==> 05-23 <==
// gemm_mem
module gemm_mem(
  input wire clk,
  input wire rst,
  input wire out_rdy,
  input wire v0__read_req_rdy,
  input wire [31:0] v0__read_resp,
  input wire v0__read_resp_vld,
  input wire v0__write_completion_vld,
  input wire v0__write_req_rdy,
  input wire [31:0] v0_in,
  input wire v0_in_vld,
  input wire v1__read_req_rdy,
  input wire [31:0] v1__read_resp,
  input wire v1__read_resp_vld,
  input wire v1__write_completion_vld,
  input wire v1__write_req_rdy,
  input wire [31:0] v1_in,
  input wire v1_in_vld,
  input wire [31:0] C_rd_data,
  output wire [31:0] out,
  output wire out_vld,
  output wire [3:0] v0__read_req,
  output wire v0__read_req_vld,
  output wire v0__read_resp_rdy,
  output wire v0__write_completion_rdy,
  output wire [35:0] v0__write_req,
  output wire v0__write_req_vld,
  output wire v0_in_rdy,
  output wire [3:0] v1__read_req,
  output wire v1__read_req_vld,
  output wire v1__read_resp_rdy,
  output wire v1__write_completion_rdy,
  output wire [35:0] v1__write_req,
  output wire v1__write_req_vld,
  output wire v1_in_rdy,
  output wire [3:0] C_rd_addr,
  output wire C_rd_en,
  output wire [3:0] C_wr_addr,
  output wire [31:0] C_wr_data,
  output wire C_wr_en
);
export LEC_CHECK = 0
export ABC_AREA = 1
export CAP_MARGIN = 25
export CELL_PAD_IN_SITES_DETAIL_PLACEMENT = 2
export CELL_PAD_IN_SITES_GLOBAL_PLACEMENT = 1
export CORE_ASPECT_RATIO = 1.84
export CORE_MARGIN = 2
export CORE_UTILIZATION = 72
export CTS_CLUSTER_DIAMETER = 180
export CTS_CLUSTER_SIZE = 32
export HOLD_SLACK_MARGIN = 0.23
export MAX_ROUTING_LAYER = met5
export MIN_ROUTING_LAYER = met1
export PLACE_DENSITY_LB_ADDON = 0.27
export SETUP_SLACK_MARGIN = 2.01
export SLEW_MARGIN = 10
export TNS_END_PERCENT = 65
create_clock -name core_clock -period 11.9 [get_ports {clk}]
run.sh (not shown) runs the stock make flow with config.mk's settings and CLKGATE_MAP_FILE=.
==> inputs of 09-05, as changes to 05-23 <==
==> flow/config.mk (replaced) <==
export PLATFORM = sky130hd
export DESIGN_NAME = gemm_mem
export DESIGN_NICKNAME = gemm_mem
export VERILOG_FILES = /design/flow/design.v
export SDC_FILE = /design/flow/constraint.sdc
export NUM_CORES = 4
export LEC_CHECK = 0
export CAP_MARGIN = 20
export CORE_MARGIN = 2
export CORE_UTILIZATION = 40
export SLEW_MARGIN = 20
==> flow/constraint.sdc (replaced) <==
create_clock -name core_clock -period 13.4 [get_ports {clk}]
set_input_delay 2.6800 -clock core_clock [delete_from_list [all_inputs] [get_ports {clk}]]
set_output_delay 2.6800 -clock core_clock [all_outputs]
set_load 0.01 [all_outputs]
==> inputs of 01-25, as changes to 05-23 <==
==> flow/config.mk (replaced) <==
export PLATFORM = sky130hd
export DESIGN_NAME = gemm_mem
export DESIGN_NICKNAME = gemm_mem
export VERILOG_FILES = /design/flow/design.v
export SDC_FILE = /design/flow/constraint.sdc
export NUM_CORES = 4
export LEC_CHECK = 0
export CAP_MARGIN = 20
export CORE_MARGIN = 2
export CORE_UTILIZATION = 58
export SLEW_MARGIN = 20
==> flow/constraint.sdc (replaced) <==
create_clock -name core_clock -period 4.66 [get_ports {clk}]
set_input_delay 0.9320 -clock core_clock [delete_from_list [all_inputs] [get_ports {clk}]]
set_output_delay 0.9320 -clock core_clock [all_outputs]
set_load 0.01 [all_outputs]
==> out/qor.json <==
{
  "synth": {
    "synth.cell_area_um2": 30140,
    "synth.cells.most_frequent": "sky130_fd_sc_hd__inv_1 (1062), sky130_fd_sc_hd__nand2_1 (904), sky130_fd_sc_hd__fa_1 (409), sky130_fd_sc_hd__nor2_1 (280), sky130_fd_sc_hd__a21oi_1 (255)",
    "synth.most_common_cell": "sky130_fd_sc_hd__inv_1",
    "synth.cellmix.simpleShare_pct": 19.24,
    "synthesis.area_per_instance_um2": 7.190,
    "synth-xor-area-share_pct": 1.831,
    "postSynthSeqShare_pct": 16.34,
    "synth_top_area_share_pct": 27.17,
    "synth.distinct_cells": 54,
    "post_synth_ao_oa_area_fraction_pct": 10.85
  },
  "run_status": {
    "toolErrorMsg": "[ERROR FLW-0024] Place density exceeds 1.0 (current PLACE_DENSITY_LB_ADDON =  0.27). Please check if the value of  PLACE_DENSITY_LB_ADDON is between 0 and 0.99.",
    "failing_step": "global placement without I/O",
    "outcome": "stopped before the end"
  },
  "die": {
    "floorplan.rows": 101,
    "floorplan.die_area_um2": 43580,
    "initCoreUtil_pct": 72.93,
    "die-height_um": 281.5
  }
}
The numbers above come from 05-23.

==> out/qor.json <==
{
  "synth": {
    "synth.cellmix.simpleShare_pct": 22.50,
    "synth.most_common_cell": "sky130_fd_sc_hd__and2_1",
    "synthesis.area_per_instance_um2": 8.466,
    "synth.cell_area_um2": 28780,
    "synthesis.yosys.warnings": 1,
    "post_synth_ao_oa_area_fraction_pct": 9.810,
    "synth-xor-area-share_pct": 3.457,
    "synth.cells.most_frequent": "sky130_fd_sc_hd__and2_1 (471), sky130_fd_sc_hd__inv_1 (455), sky130_fd_sc_hd__nand2_1 (431), sky130_fd_sc_hd__fa_1 (409), sky130_fd_sc_hd__dfxtp_1 (246)",
    "postSynthSeqShare_pct": 17.11,
    "synth.distinct_cells": 65
  },
  "die": {
    "floorplan.die_area_um2": 74100,
    "die-height_um": 272.2,
    "io-pin-count": 338
  },
  "run_status": {
    "outcome": "complete, no violations"
  },
  "final_timing": {
    "clock.fmax_ghz": 0.1155
  },
  "placement": {
    "placedCellCount": 4527
  }
}
The numbers above come from 09-05.

==> out/qor.json <==
{
  "synth": {
    "synthesis.area_per_instance_um2": 8.466,
    "post_synth_ao_oa_area_fraction_pct": 9.810,
    "postSynthSeqShare_pct": 17.11,
    "synth.cells.most_frequent": "sky130_fd_sc_hd__and2_1 (471), sky130_fd_sc_hd__inv_1 (455), sky130_fd_sc_hd__nand2_1 (431), sky130_fd_sc_hd__fa_1 (409), sky130_fd_sc_hd__dfxtp_1 (246)",
    "synth.cellmix.simpleShare_pct": 22.50,
    "synth-xor-area-share_pct": 3.457,
    "synth.distinct_cells": 65,
    "synth_top_area_share_pct": 28.45,
    "synth.most_common_cell": "sky130_fd_sc_hd__and2_1"
  },
  "layout": {
    "logic_area_um2": 22430
  },
  "final_timing": {
    "total_setup_violations_reported_at_the_end_of_the_flow": 24,
    "setup_slack_ps": -1951
  },
  "die": {
    "floorplan.rows": 81,
    "initCoreUtil_pct": 58.78,
    "die-height_um": 226.7
  },
  "pwr": {
    "power-per-cell-area_nw_per_um2": 130.3
  },
  "run_status": {
    "outcome": "finished with violations",
    "so.violations": "setup timing"
  }
}
The numbers above come from 01-25.


==> v19 <==
gemm_mem again, from the RTL that the note above started with.
make LEC_CHECK=0 ABC_AREA=1 CAP_MARGIN=20 CORE_ASPECT_RATIO=0.84 CORE_MARGIN=2 CORE_UTILIZATION=71 HOLD_SLACK_MARGIN=0.29 MAX_ROUTING_LAYER=met4 PLACE_DENSITY=0.62 SETUP_SLACK_MARGIN=0.83 SLEW_MARGIN=20 finish   # period 6.64 ns
==> inputs of v33, as changes to v19 <==
Settings changed: CORE_ASPECT_RATIO 0.84 to default, HOLD_SLACK_MARGIN 0.29 to default, PLACE_DENSITY 0.62 to default, PLACE_DENSITY_LB_ADDON from default to 0.02, SETUP_SLACK_MARGIN 0.83 to 1.55.
==> flow/constraint.sdc (replaced) <==
create_clock -name core_clock -period 5.21 [get_ports {clk}]
set_input_delay 1.0420 -clock core_clock [delete_from_list [all_inputs] [get_ports {clk}]]
set_output_delay 1.0420 -clock core_clock [all_outputs]
set_load 0.01 [all_outputs]
==> comparison <==
v33 never finished: it broke off in global routing (5_1_grt). v19 completed and failed the layout checks on setup timing. Synthesized cell count is the same in v33 and v19. In area after synthesis, v33 and v19 do not differ. In die size, v19 and v33 hardly differ.
==> figures <==
	v33	v19
Weighted congestion at the end of routability-driven global placement	0.9640	0.9806
Core Util at FP	71.84%	71.53%
Top cell area share	27.17%	27.17%
Placed Instance Area	0.03608 sq mm	0.03473 sq mm
Die outline height	210.0 um	192.8 um
Cell resize tally after clock tree synthesis	404	146
Die Outline Area	0.04411 sq mm	0.04411 sq mm
Setup Buffers After CTS	56	31
Post-detailed-placement half-perimeter wirelength	74.37 mm	70.42 mm
Number of buffers created by CTS	28	27
Core Box Area	0.04195 sq mm	0.04213 sq mm
Setup slack after placement	-1522 ps	32.16 ps
Status	stopped before the end	finished with violations
Stage where the flow stopped	global routing (5_1_grt)	-
Reasons for failing layout checks	-	setup timing
Row count	75	69
Cell count in the Yosys report	4191	4191
Placed Cells incl. Taps	5115	5011
Die X	210.0 um	228.8 um

==> job 4061: inputs <==
gemm_mem again, from the RTL that the note above started with.
==> flow/config.mk <==
export PLATFORM = sky130hd
export DESIGN_NAME = gemm_mem
export DESIGN_NICKNAME = gemm_mem
export VERILOG_FILES = /design/flow/design.v
export SDC_FILE = /design/flow/constraint.sdc
export NUM_CORES = 4
export LEC_CHECK = 0
export ABC_AREA = 0
export CAP_MARGIN = 20
export CORE_MARGIN = 2
export CORE_UTILIZATION = 72
export CTS_CLUSTER_DIAMETER = 393
export CTS_CLUSTER_SIZE = 99
export SETUP_SLACK_MARGIN = 0.13
export SLEW_MARGIN = 20
export TNS_END_PERCENT = 10
==> flow/constraint.sdc <==
create_clock -name core_clock -period 3.53 [get_ports {clk}]
set_input_delay 0.7060 -clock core_clock [delete_from_list [all_inputs] [get_ports {clk}]]
set_output_delay 0.7060 -clock core_clock [all_outputs]
set_load 0.01 [all_outputs]
==> job 3086 (differences from job 4061) <==
Settings changed: ABC_AREA 0 to not set, CORE_UTILIZATION 72 to 65, CTS_CLUSTER_DIAMETER 393 to not set, CTS_CLUSTER_SIZE 99 to not set, MAX_ROUTING_LAYER set to met4, SETUP_SLACK_MARGIN 0.13 to not set, TNS_END_PERCENT 10 to not set.
==> flow/constraint.sdc (replaced) <==
create_clock -name core_clock -period 6.2 [get_ports {clk}]
set_input_delay 1.2400 -clock core_clock [delete_from_list [all_inputs] [get_ports {clk}]]
set_output_delay 1.2400 -clock core_clock [all_outputs]
set_load 0.01 [all_outputs]
==> job 5126 (differences from job 4061) <==
Settings changed: ABC_AREA 0 to 1, CTS_CLUSTER_DIAMETER 393 to not set, CTS_CLUSTER_SIZE 99 to not set, PLACE_DENSITY set to 0.75, SETUP_SLACK_MARGIN 0.13 to not set, TNS_END_PERCENT 10 to not set.
==> flow/constraint.sdc (replaced) <==
create_clock -name core_clock -period 5.53 [get_ports {clk}]
set_input_delay 1.1060 -clock core_clock [delete_from_list [all_inputs] [get_ports {clk}]]
set_output_delay 1.1060 -clock core_clock [all_outputs]
set_load 0.01 [all_outputs]
==> comparison table <==
	job 4061	job 3086	job 5126
Area of the synthesized netlist per yosys stat	28,780 µm²	28,780 µm²	30,140 µm²
Result of the run	did not finish	finished with violations	did not finish
Failing step	global routing (5_1_grt)	-	global routing (5_1_grt)
Violated checks	-	negative setup slack	-
Pre-CTS setup slack	-3525 ps	-754.0 ps	-1258 ps
Number of cell instances after yosys synthesis	3,399	3,399	4,191
Total CTS buffers	6	28	28
Mux contribution to synthesized area	1.357%	1.357%	0%
Die Y-Extent	203.9 µm	214.4 µm	208.6 µm
Core utilization before placement	72.76%	65.50%	73.30%
Compound-cell area share of the yosys netlist	9.810%	9.810%	10.85%
Standard cell core area	39,550 µm²	43,930 µm²	41,110 µm²
Synth top area share	28.45%	28.45%	27.17%
Half-perimeter wire length after placement	75.75 mm	67.77 mm	76.32 mm
Most numerous cell in the Yosys netlist	sky130_fd_sc_hd__and2_1	sky130_fd_sc_hd__and2_1	sky130_fd_sc_hd__inv_1
Average footprint of a synthesized cell	8.466 µm²	8.466 µm²	7.190 µm²
Post-Synthesis Cells	3,399	3,399	4,191
Basic-gate share of the synthesized area counting and, or, nand and nor cells	22.50%	22.50%	19.24%
Die area	41,580 µm²	45,970 µm²	43,510 µm²
Number of gates resized after CTS	203	121	233

==> indigo: inputs <==
gemm_mem again, from the RTL that the note above started with.
clock: 11.9 ns
lec_check: 0
abc_area: 0
cap_margin: 25
cell_pad_in_sites_detail_placement: 2
cell_pad_in_sites_global_placement: 1
core_aspect_ratio: 1.84
core_margin: 2
core_utilization: 72
cts_cluster_diameter: 180
cts_cluster_size: 32
hold_slack_margin: 0.23
max_routing_layer: met5
min_routing_layer: met2
place_density_lb_addon: 0.27
setup_slack_margin: 2.01
slew_margin: 10
tns_end_percent: 100
==> inputs of amber, as changes to indigo <==
CAP_MARGIN = 5   (was 25)
CELL_PAD_IN_SITES_DETAIL_PLACEMENT = default   (was 2)
CORE_ASPECT_RATIO = default   (was 1.84)
CORE_UTILIZATION = 67   (was 72)
CTS_CLUSTER_DIAMETER = 94   (was 180)
CTS_CLUSTER_SIZE = default   (was 32)
GPL_ROUTABILITY_DRIVEN = 1   (was default)
HOLD_SLACK_MARGIN = default   (was 0.23)
MAX_ROUTING_LAYER = default   (was met5)
PLACE_DENSITY_LB_ADDON = default   (was 0.27)
SETUP_SLACK_MARGIN = -0.45   (was 2.01)
SLEW_MARGIN = 0   (was 10)
TNS_END_PERCENT = 95   (was 100)
==> flow/constraint.sdc (replaced) <==
create_clock -name core_clock -period 9.0 [get_ports {clk}]
set_input_delay 1.8000 -clock core_clock [delete_from_list [all_inputs] [get_ports {clk}]]
set_output_delay 1.8000 -clock core_clock [all_outputs]
set_load 0.01 [all_outputs]
==> Slide: Implementation Results <==
Flow Results at a Glance

Status
  – Run status: did not finish
  – Last flow stage reached: global placement (3_3_place_gp)
  – Log Error: [ERROR GPL-0301] Utilization 104.087 % exceeds 100%.

Floorplan
  – Site row count: 75
  – Core area: 42,130 sq um
  – FP Util: 68.29%
  – Die X: 211.2 microns
  – Die Size: 44,620 sq um
  – Chip Height: 211.2 microns

Yosys
  – Top cells by count, synth: and2_1, inv_1, nand2_1
Source of the figures above: amber

==> Slide: Implementation Results <==
Flow Results at a Glance

Status
  – Run status: did not finish
  – Last flow stage reached: global placement without I/O (3_1_place_gp_skip_io)
  – Log Error: [ERROR FLW-0024] Place density exceeds 1.0 (current PLACE_DENSITY_LB_ADDON =  0.27). Please check if the value of  PLACE_DENSITY_LB_ADDON is between 0 and 0.99.

Floorplan
  – Site row count: 99
  – Die X: 151.4 microns
  – Core area: 39,510 sq um
  – Die Size: 41,660 sq um
  – FP Util: 72.82%

Yosys
  – Yosys adder share: 37.11%
  – Syn Area/Cell: 8.466 sq um
  – Post-synth area from yosys stat: 28,780 sq um
  – Top cells by count, synth: and2_1, inv_1, nand2_1
Source of the figures above: indigo


==> inputs of run G <==
gemm_mem again, from the RTL that the note above started with.
==> flow/config.mk <==
export PLATFORM = sky130hd
export DESIGN_NAME = gemm_mem
export DESIGN_NICKNAME = gemm_mem
export VERILOG_FILES = /design/flow/design.v
export SDC_FILE = /design/flow/constraint.sdc
export NUM_CORES = 4
export LEC_CHECK = 0
export ABC_AREA = 1
export CAP_MARGIN = 20
export CORE_ASPECT_RATIO = 1.03
export CORE_MARGIN = 2
export CORE_UTILIZATION = 70
export MAX_ROUTING_LAYER = met4
export PLACE_DENSITY = 0.6
export SETUP_SLACK_MARGIN = 1.64
export SLEW_MARGIN = 20
==> flow/constraint.sdc <==
create_clock -name core_clock -period 5.67 [get_ports {clk}]
set_input_delay 1.1340 -clock core_clock [delete_from_list [all_inputs] [get_ports {clk}]]
set_output_delay 1.1340 -clock core_clock [all_outputs]
set_load 0.01 [all_outputs]
==> run E (differences from run G) <==
ABC_AREA = not set   (was 1)
CORE_ASPECT_RATIO = not set   (was 1.03)
CORE_UTILIZATION = 27   (was 70)
MAX_ROUTING_LAYER = not set   (was met4)
PLACE_DENSITY = not set   (was 0.6)
SETUP_SLACK_MARGIN = not set   (was 1.64)
==> flow/constraint.sdc (replaced) <==
create_clock -name core_clock -period 7.78 [get_ports {clk}]
set_input_delay 1.5560 -clock core_clock [delete_from_list [all_inputs] [get_ports {clk}]]
set_output_delay 1.5560 -clock core_clock [all_outputs]
set_load 0.01 [all_outputs]
==> run F (differences from run G) <==
CORE_ASPECT_RATIO = not set   (was 1.03)
PLACE_DENSITY = not set   (was 0.6)
SETUP_SLACK_MARGIN = not set   (was 1.64)
==> flow/constraint.sdc (replaced) <==
create_clock -name core_clock -period 5.43 [get_ports {clk}]
set_input_delay 1.0860 -clock core_clock [delete_from_list [all_inputs] [get_ports {clk}]]
set_output_delay 1.0860 -clock core_clock [all_outputs]
set_load 0.01 [all_outputs]
==> flow_summary.ini <==
; synthesis and place-and-route metrics
[status]
outcome = no timing/DRC/antenna violations

[clocking]
cts_setup_buffers = 0

[placed_design]
gp_congestion = 0.867
pre_cts_slack_ns = 0.471
numPlacedInstances = 4996

[floorplan]
rows = 119
fp_util = 0.273
core_area_um2 = 106000

[yosys]
ys_chip_area_um2 = 28800
top_cells_by_area = fa_1 (28%), dfxtp_1 (17%), and2_1 (10%)
ys_types = 65
-- figures above: run E

==> flow_summary.ini <==
; physical design summary
[status]
outcome = stopped before the end
lastStage = global routing (5_1_grt)

[placed_design]
gp_congestion = 0.974
pre_cts_slack_ns = -0.904

[yosys]
ys_chip_area_um2 = 30100
ys_types = 54
-- figures above: run G

==> flow_summary.ini <==
; synthesis and place-and-route metrics
[timing]
setup_viol = 23
finalWorstSetupSlack_ns = -1.80

[status]
outcome = failed layout checks
violations = negative setup slack

[placed_design]
gp_congestion = 1.01
-- figures above: run F

Power figures rest on the tool's default switching activity, not on a simulated workload.
